==> run F: inputs <==
==> flow/design.v <==
module FA(inputA, inputB, outputY, Cin, Cout);
 input inputA;
 input inputB;
 input Cin;
 output Cout;
 output outputY;
 wire c1, c2, c3, a1;
 xor g1(a1, inputA, inputB);
 xor g2(outputY, Cin, a1);
 and g3(c1, inputA,inputB);
 and g4(c2, inputA, Cin);
 and g5(c3, inputB, Cin);
 or  g6(Cout, c1, c2, c3);
endmodule  
module FA8(inputA,inputB,outputY,Cin,Co);
 input [7:0]inputA;
 input [7:0]inputB;
 input Cin;
 output Co;
 output [7:0]outputY;
 wire [6:0]Cout;
FA i1(inputA[0], inputB[0], outputY[0], Cin, Cout[0]);
FA i2(inputA[1], inputB[1], outputY[1], Cout[0], Cout[1]);
FA i3(inputA[2], inputB[2], outputY[2], Cout[1], Cout[2]);
FA i4(inputA[3], inputB[3], outputY[3], Cout[2], Cout[3]);
FA i5(inputA[4], inputB[4], outputY[4], Cout[3], Cout[4]);
FA i6(inputA[5], inputB[5], outputY[5], Cout[4], Cout[5]);
FA i7(inputA[6], inputB[6], outputY[6], Cout[5], Cout[6]);
FA i8(inputA[7], inputB[7], outputY[7], Cout[6], Co);
endmodule
module mult8 (out, a, b);
	output [7:0] out;
	input  [7:0] a;
	input  [7:0] b;
        wire  [15:0] out1;
	assign out1 = a * b;
        assign out=out1[11:4];
endmodule
module SigmoidROM(out, add, CS, read);
output[7:0] out;
input[7:0] add;
input CS,read;
reg [7:0] out;
reg [7:0] rom;
always @(*)
begin
case(add)
8'd0: rom = 8'd255;
8'd1: rom = 8'd254;
8'd2: rom = 8'd253;
8'd3: rom = 8'd252;
8'd4: rom = 8'd251;
8'd5: rom = 8'd250;
8'd6: rom = 8'd249;
8'd7: rom = 8'd248;
8'd8: rom = 8'd247;
8'd9: rom = 8'd246;
8'd10: rom = 8'd245;
8'd11: rom = 8'd244;
8'd12: rom = 8'd243;
8'd13: rom = 8'd242;
8'd14: rom = 8'd241;
8'd15: rom = 8'd240;
8'd16: rom = 8'd239;
8'd17: rom = 8'd238;
8'd18: rom = 8'd237;
8'd19: rom = 8'd236;
8'd20: rom = 8'd235;
8'd21: rom = 8'd234;
8'd22: rom = 8'd233;
8'd23: rom = 8'd232;
8'd24: rom = 8'd231;
8'd25: rom = 8'd230;
8'd26: rom = 8'd229;
8'd27: rom = 8'd228;
8'd28: rom = 8'd227;
8'd29: rom = 8'd226;
8'd30: rom = 8'd225;
8'd31: rom = 8'd224;
8'd32: rom = 8'd223;
8'd33: rom = 8'd222;
8'd34: rom = 8'd221;
8'd35: rom = 8'd220;
8'd36: rom = 8'd219;
8'd37: rom = 8'd218;
8'd38: rom = 8'd217;
8'd39: rom = 8'd216;
8'd40: rom = 8'd215;
8'd41: rom = 8'd214;
8'd42: rom = 8'd213;
8'd43: rom = 8'd212;
8'd44: rom = 8'd211;
8'd45: rom = 8'd210;
8'd46: rom = 8'd209;
8'd47: rom = 8'd208;
8'd48: rom = 8'd207;
8'd49: rom = 8'd206;
8'd50: rom = 8'd205;
8'd51: rom = 8'd204;
8'd52: rom = 8'd203;
8'd53: rom = 8'd202;
8'd54: rom = 8'd201;
8'd55: rom = 8'd200;
8'd56: rom = 8'd199;
8'd57: rom = 8'd198;
8'd58: rom = 8'd197;
8'd59: rom = 8'd196;
8'd60: rom = 8'd195;
8'd61: rom = 8'd194;
8'd62: rom = 8'd193;
8'd63: rom = 8'd192;
8'd64: rom = 8'd191;
8'd65: rom = 8'd190;
8'd66: rom = 8'd189;
8'd67: rom = 8'd188;
8'd68: rom = 8'd187;
8'd69: rom = 8'd186;
8'd70: rom = 8'd185;
8'd71: rom = 8'd184;
8'd72: rom = 8'd183;
8'd73: rom = 8'd182;
8'd74: rom = 8'd181;
8'd75: rom = 8'd180;
8'd76: rom = 8'd179;
8'd77: rom = 8'd178;
8'd78: rom = 8'd177;
8'd79: rom = 8'd176;
8'd80: rom = 8'd175;
8'd81: rom = 8'd174;
8'd82: rom = 8'd173;
8'd83: rom = 8'd172;
8'd84: rom = 8'd171;
8'd85: rom = 8'd170;
8'd86: rom = 8'd169;
8'd87: rom = 8'd168;
8'd88: rom = 8'd167;
8'd89: rom = 8'd166;
8'd90: rom = 8'd165;
8'd91: rom = 8'd164;
8'd92: rom = 8'd163;
8'd93: rom = 8'd162;
8'd94: rom = 8'd161;
8'd95: rom = 8'd160;
8'd96: rom = 8'd159;
8'd97: rom = 8'd158;
8'd98: rom = 8'd157;
8'd99: rom = 8'd156;
8'd100: rom = 8'd155;
8'd101: rom = 8'd154;
8'd102: rom = 8'd153;
8'd103: rom = 8'd152;
8'd104: rom = 8'd151;
8'd105: rom = 8'd150;
8'd106: rom = 8'd149;
8'd107: rom = 8'd148;
8'd108: rom = 8'd147;
8'd109: rom = 8'd146;
8'd110: rom = 8'd145;
8'd111: rom = 8'd144;
8'd112: rom = 8'd143;
8'd113: rom = 8'd142;
8'd114: rom = 8'd141;
8'd115: rom = 8'd140;
8'd116: rom = 8'd139;
8'd117: rom = 8'd138;
8'd118: rom = 8'd137;
8'd119: rom = 8'd136;
8'd120: rom = 8'd135;
8'd121: rom = 8'd134;
8'd122: rom = 8'd133;
8'd123: rom = 8'd132;
8'd124: rom = 8'd131;
8'd125: rom = 8'd130;
8'd126: rom = 8'd129;
8'd127: rom = 8'd128;
8'd128: rom = 8'd127;
8'd129: rom = 8'd126;
8'd130: rom = 8'd125;
8'd131: rom = 8'd124;
8'd132: rom = 8'd123;
8'd133: rom = 8'd122;
8'd134: rom = 8'd121;
8'd135: rom = 8'd120;
8'd136: rom = 8'd119;
8'd137: rom = 8'd118;
8'd138: rom = 8'd117;
8'd139: rom = 8'd116;
8'd140: rom = 8'd115;
8'd141: rom = 8'd114;
8'd142: rom = 8'd113;
8'd143: rom = 8'd112;
8'd144: rom = 8'd111;
8'd145: rom = 8'd110;
8'd146: rom = 8'd109;
8'd147: rom = 8'd108;
8'd148: rom = 8'd107;
8'd149: rom = 8'd106;
8'd150: rom = 8'd105;
8'd151: rom = 8'd104;
8'd152: rom = 8'd103;
8'd153: rom = 8'd102;
8'd154: rom = 8'd101;
8'd155: rom = 8'd100;
8'd156: rom = 8'd99;
8'd157: rom = 8'd98;
8'd158: rom = 8'd97;
8'd159: rom = 8'd96;
8'd160: rom = 8'd95;
8'd161: rom = 8'd94;
8'd162: rom = 8'd93;
8'd163: rom = 8'd92;
8'd164: rom = 8'd91;
8'd165: rom = 8'd90;
8'd166: rom = 8'd89;
8'd167: rom = 8'd88;
8'd168: rom = 8'd87;
8'd169: rom = 8'd86;
8'd170: rom = 8'd85;
8'd171: rom = 8'd84;
8'd172: rom = 8'd83;
8'd173: rom = 8'd82;
8'd174: rom = 8'd81;
8'd175: rom = 8'd80;
8'd176: rom = 8'd79;
8'd177: rom = 8'd78;
8'd178: rom = 8'd77;
8'd179: rom = 8'd76;
8'd180: rom = 8'd75;
8'd181: rom = 8'd74;
8'd182: rom = 8'd73;
8'd183: rom = 8'd72;
8'd184: rom = 8'd71;
8'd185: rom = 8'd70;
8'd186: rom = 8'd69;
8'd187: rom = 8'd68;
8'd188: rom = 8'd67;
8'd189: rom = 8'd66;
8'd190: rom = 8'd65;
8'd191: rom = 8'd64;
8'd192: rom = 8'd63;
8'd193: rom = 8'd62;
8'd194: rom = 8'd61;
8'd195: rom = 8'd60;
8'd196: rom = 8'd59;
8'd197: rom = 8'd58;
8'd198: rom = 8'd57;
8'd199: rom = 8'd56;
8'd200: rom = 8'd55;
8'd201: rom = 8'd54;
8'd202: rom = 8'd53;
8'd203: rom = 8'd52;
8'd204: rom = 8'd51;
8'd205: rom = 8'd50;
8'd206: rom = 8'd49;
8'd207: rom = 8'd48;
8'd208: rom = 8'd47;
8'd209: rom = 8'd46;
8'd210: rom = 8'd45;
8'd211: rom = 8'd44;
8'd212: rom = 8'd43;
8'd213: rom = 8'd42;
8'd214: rom = 8'd41;
8'd215: rom = 8'd40;
8'd216: rom = 8'd39;
8'd217: rom = 8'd38;
8'd218: rom = 8'd37;
8'd219: rom = 8'd36;
8'd220: rom = 8'd35;
8'd221: rom = 8'd34;
8'd222: rom = 8'd33;
8'd223: rom = 8'd32;
8'd224: rom = 8'd31;
8'd225: rom = 8'd30;
8'd226: rom = 8'd29;
8'd227: rom = 8'd28;
8'd228: rom = 8'd27;
8'd229: rom = 8'd26;
8'd230: rom = 8'd25;
8'd231: rom = 8'd24;
8'd232: rom = 8'd23;
8'd233: rom = 8'd22;
8'd234: rom = 8'd21;
8'd235: rom = 8'd20;
8'd236: rom = 8'd19;
8'd237: rom = 8'd18;
8'd238: rom = 8'd17;
8'd239: rom = 8'd16;
8'd240: rom = 8'd15;
8'd241: rom = 8'd14;
8'd242: rom = 8'd13;
8'd243: rom = 8'd12;
8'd244: rom = 8'd11;
8'd245: rom = 8'd10;
8'd246: rom = 8'd9;
8'd247: rom = 8'd8;
8'd248: rom = 8'd7;
8'd249: rom = 8'd6;
8'd250: rom = 8'd5;
8'd251: rom = 8'd4;
8'd252: rom = 8'd3;
8'd253: rom = 8'd2;
8'd254: rom = 8'd1;
8'd255: rom = 8'd0;
default: rom = 8'd0;
endcase
end
always @(posedge CS)
begin
if(read==1)
out<=rom;
else
out<=0;
end
endmodule
module LSTM(clk, Of, En, Ci, Cip, In, Ui, Uf, Uk, Uo, Wi, Wk, Wf, Wo, Vo, Bi, Bo, Bf, Bk, PrevH, Cout, Hout);
 input clk, En, Cip; 
 input [7:0] In, Ci, Ui, Uf, Uk;
 input [7:0] Uo, Wi, Wk, Wf, Wo;
 input [7:0] Vo, Bi, Bo, Bf, Bk;
 input [7:0]           PrevH;
 output [7:0] Cout, Hout;
 output Of;
 wire [7:0] m1, m2, m3, m4;
 wire [7:0] m5, m7, m8;
 wire [7:0] m9, m10, m11, m12;
 wire [7:0] m13, m14, m15, m16;
 wire [7:0] i1, f1, k1, o1;
 wire [7:0] It, Ft, Kt, t1;
 wire [10:0] Cin;
 mult8 ins1(m1, In, Wi); 
 mult8 ins2(m2, PrevH, Ui);
 FA8   ins3(m1, m2, m3, Cip, Cin[0]);
 FA8   ins4(m3, Bi, i1,Cin[0], Cin[1]);
 SigmoidROM sg1(It, i1, clk, En);
 mult8 ins5(m4, In, Wf); 
 mult8 ins6(t1, In, Wf);
 FA8   ins7(t1, m4, m5, Cin[1], Cin[2]);
 FA8   ins8(t1, Bi, f1, Cin[2], Cin[3]);
 SigmoidROM sg2(Ft, f1, clk, En);
 mult8 ins9(m7, In, Wk); 
 mult8 ins10(m8, PrevH, Uk);
 FA8   ins11(m7, m8, m9, Cin[3], Cin[4]);
 FA8   ins12(m9, Bk, k1, Cin[4], Cin[5]);
 SigmoidROM sg3(Kt, k1, clk, En);
 FA8   ins13(It, Kt, m10,Cin[5], Cin[6]);
 FA8   ins14(Ft, Ci, m11, Cin[6], Cin[7]);
 FA8   ins15(m10, m11, Cout, Cin[7], Cin[8]);
 mult8 ins16(m12, In, Wo); 
 mult8 ins17(m13, PrevH, Uo);
 mult8 ins18(m14, Ci, Vo);
 FA8   ins19(m12, m13, m15, Cin[8], Cin[9]);
 FA8   ins21(m14, Bo, m16, Cin[9], Cin[10]);
 FA8   ins22(m16, m15, o1, Cin[10], Of);
 SigmoidROM sg4(Hout, o1, clk, En);
 endmodule
==> flow/run.sh <==
#!/bin/bash
# the make line also repeats each setting of config.mk as NAME=value (left out here)
make -C /OpenROAD-flow-scripts/flow DESIGN_CONFIG=/design/flow/config.mk WORK_HOME=/design/flow/orfs CLKGATE_MAP_FILE= finish
==> flow/config.mk <==
export PLATFORM = sky130hd
export DESIGN_NAME = LSTM
export DESIGN_NICKNAME = LSTM
export VERILOG_FILES = /design/flow/design.v
export SDC_FILE = /design/flow/constraint.sdc
export NUM_CORES = 4
export LEC_CHECK = 0
export ABC_AREA = 1
export CAP_MARGIN = 20
export CORE_MARGIN = 2
export CORE_UTILIZATION = 72
export CTS_CLUSTER_DIAMETER = 93
export CTS_CLUSTER_SIZE = 10
export PLACE_DENSITY = 0.42
export SLEW_MARGIN = 20
==> flow/constraint.sdc <==
create_clock -name core_clock -period 16.7 [get_ports {clk}]
set_input_delay 3.3400 -clock core_clock [delete_from_list [all_inputs] [get_ports {clk}]]
set_output_delay 3.3400 -clock core_clock [all_outputs]
set_load 0.01 [all_outputs]
==> run G: changes against run F <==
--- a/flow/config.mk
+++ b/flow/config.mk
@@ -9,7 +9,4 @@
 export CAP_MARGIN = 20
 export CORE_MARGIN = 2
-export CORE_UTILIZATION = 72
-export CTS_CLUSTER_DIAMETER = 93
-export CTS_CLUSTER_SIZE = 10
-export PLACE_DENSITY = 0.42
+export CORE_UTILIZATION = 68
 export SLEW_MARGIN = 20
==> flow/constraint.sdc (replaced) <==
create_clock -name core_clock -period 34.6 [get_ports {clk}]
set_input_delay 6.9200 -clock core_clock [delete_from_list [all_inputs] [get_ports {clk}]]
set_output_delay 6.9200 -clock core_clock [all_outputs]
set_load 0.01 [all_outputs]
==> comparison table <==
quantity	run F	run G
Outcome	failed layout checks	failed layout checks
Layout check failures	negative setup slack	negative setup slack
Routed len/inst	15.8 um	13.7 um
FP Util	0.730	0.698
Met1 global-route usage	0.455	0.413
Via/cell ratio	5.35	5.08
Rows	56	57
Sw Pwr	2.41 mW	1.02 mW
Via count of the first global-routing pass	16800	16100
Clock buffer count	6	5
Skew final	0.00556 ns	0.00721 ns
Post-route total power	4.66 mW	1.98 mW
Proportion of cell area occupied by multi-input gates	0.660	0.677
Total length of routed met3 wires	3710 um	2180 um
Worst path required time	13.36 ns	27.68 ns
Combinational cell power	4.40 mW	1.86 mW
Largest fanout on the critical path	5	2
Core box area	23400 um2	24500 um2
Number of tap instances	319	324
Internal Dissipation	2.25 mW	956 uW
Fraction of area in registers	0.0313	0.0324
Power figures rest on the tool's default switching activity, not on a simulated workload.
